## conv_top
module conv_top
#(
    parameter DATA_WIDTH  = 8,
    parameter KERNEL_SIZE = 25
)
(
    input  logic                     i_clk,
    input  logic                     i_arstn,
	input  logic                     i_arstn_perf,
	input  logic                     i_enable_count2,
    input  logic                     i_ready,
    input  logic                     i_valid,
    input  logic [KERNEL_SIZE - 1:0] i_bit_X,
    input  logic [KERNEL_SIZE - 1:0] i_bit_K,
    output logic [              1:0] o_conv,
    output logic                     o_ready,
    output logic                     o_valid,
	output logic [             31:0] o_perf_cycle_count,
	output logic [             31:0] o_perf_cycle_count2
);
make LEC_CHECK=0 ABC_AREA=1 CAP_MARGIN=10 CORE_MARGIN=9 CORE_UTILIZATION=40 CTS_CLUSTER_DIAMETER=73 CTS_CLUSTER_SIZE=26 GPL_ROUTABILITY_DRIVEN=0 GPL_TIMING_DRIVEN=0 HOLD_SLACK_MARGIN=0.24 MAX_ROUTING_LAYER=met5 SLEW_MARGIN=20 finish   # period 10.3 ns
run.sh (not shown) runs the stock make flow with config.mk's settings and CLKGATE_MAP_FILE=.
==> next run, changes <==
- ABC_AREA: 1 -> unset
- CAP_MARGIN: 10 -> 20
- CORE_MARGIN: 9 -> 2
- CTS_CLUSTER_DIAMETER: 73 -> unset
- CTS_CLUSTER_SIZE: 26 -> unset
- GPL_ROUTABILITY_DRIVEN: 0 -> unset
- GPL_TIMING_DRIVEN: 0 -> unset
- HOLD_SLACK_MARGIN: 0.24 -> unset
- MAX_ROUTING_LAYER: met5 -> unset
- clock period: 10.3 -> 8.74 ns (I/O delays scaled with it)
Outcome:
- count of clock-buffer cells in the layout grows by 80
- register-to-register slack is worse by 1.7 ns
- non-clock buffer count shrinks by 134
- synthesized cell count shrinks by 36%
- wire length shrinks by 36%
- hold slack is better by 0.078 ns
- setup slack is worse by 1.2 ns
- area after synthesis shrinks by 3.2%
- global-route usage shrinks by 4.8 points
- total power grows by 25%
- die size shrinks by 11%
==> next run, changes <==
- CORE_MARGIN: 2 -> 3
- SLEW_MARGIN: 20 -> 35
- clock period: 8.74 -> 5.68 ns (I/O delays scaled with it)
What happened: This time the run produced a layout that fails on negative setup slack; cell area rises by 6.4%; combinational power rises by 93%; global-route usage rises by 0.49 points; power rises by 71%; wire length rises by 6.0%; die area rises by 1.3%; hold slack is worse by 0.074 ns; core utilization rises by 3.4 points; non-clock buffer count rises by 341; clock skew falls by 0.0031 ns.
==> next run, changes <==
- ABC_AREA: unset -> 1
- CORE_MARGIN: 3 -> 2
- CORE_UTILIZATION: 40 -> 66
- CTS_CLUSTER_SIZE: unset -> 97
- SLEW_MARGIN: 35 -> 20
- clock period: 5.68 -> 7.04 ns (I/O delays scaled with it)
The new run produced a layout that fails on negative setup slack.
Die size went down by 38%.
Synthesized cell count grows by about 60%.
Non-clock buffer count goes down by 4.
Worst setup slack gets better by 1.2 ns.
Routed wire length rises by 10%.
==> next run, changes <==
- ABC_AREA: 1 -> unset
- CORE_UTILIZATION: 66 -> 40
- CTS_CLUSTER_SIZE: 97 -> unset
- clock period: 7.04 -> 9.1 ns (I/O delays scaled with it)
With this change the flow finished with timing, DRC and antenna clean. Sequential share of layout area climbs by 2.6 points. Worst hold slack degrades by 0.013 ns. Utilization goes down by 32 points. Setup slack improved by 1.1 ns. Total power shrinks by 26%. Cell area drops by 6.4%. Count of clock-buffer cells in the layout came out higher by 7.

---

Starting RTL as in the previous note.
==> flow/config.mk <==
export PLATFORM = sky130hd
export DESIGN_NAME = conv_top
export DESIGN_NICKNAME = conv_top
export VERILOG_FILES = /design/flow/design.v
export SDC_FILE = /design/flow/constraint.sdc
export NUM_CORES = 4
export LEC_CHECK = 0
export ABC_AREA = 1
export CAP_MARGIN = 20
export CORE_ASPECT_RATIO = 0.82
export CORE_MARGIN = 8
export CORE_UTILIZATION = 40
export CTS_CLUSTER_DIAMETER = 160
export GPL_TIMING_DRIVEN = 0
export HOLD_SLACK_MARGIN = 0.12
export SLEW_MARGIN = 35
==> flow/constraint.sdc <==
create_clock -name core_clock -period 5.68 [get_ports {i_clk}]
set_input_delay 1.1360 -clock core_clock [delete_from_list [all_inputs] [get_ports {i_clk}]]
set_output_delay 1.1360 -clock core_clock [all_outputs]
set_load 0.01 [all_outputs]
The baseline produced a layout that fails on negative setup slack.
Rerun with:
CAP_MARGIN = 10   (was 20)
CORE_ASPECT_RATIO = not set   (was 0.82)
CORE_MARGIN = 2   (was 8)
CTS_CLUSTER_DIAMETER = not set   (was 160)
CTS_CLUSTER_SIZE = 26   (was not set)
GPL_TIMING_DRIVEN = not set   (was 0)
HOLD_SLACK_MARGIN = -0.1   (was 0.12)
SLEW_MARGIN = 20   (was 35)
clock period = 12.0 ns   (was 5.68 ns; I/O delays follow)
The new run produced a clean layout; final area fell by about 1.4%; critical path depth does not change; total power came out lower by 54%; wire length drops by about 27%.
Rerun with:
ABC_AREA = not set   (was 1)
CAP_MARGIN = 20   (was 10)
CORE_UTILIZATION = 65   (was 40)
CTS_CLUSTER_SIZE = not set   (was 26)
HOLD_SLACK_MARGIN = not set   (was -0.1)
clock period = 8.31 ns   (was 12.0 ns; I/O delays follow)
Outcome:
- The new run passed the timing, design-rule and antenna checks
- cell area went down by a few percent
- via count decreases by a quarter to a third
- synthesized area came out lower by a few percent
Rerun with:
CORE_UTILIZATION = 66   (was 65)
clock period = 10.6 ns   (was 8.31 ns; I/O delays follow)
Outcome:
- non-clock buffer count rises by 1
- cell area falls by 0.37%
- total power falls by 20%
Power is estimated from default activity; no workload was simulated.
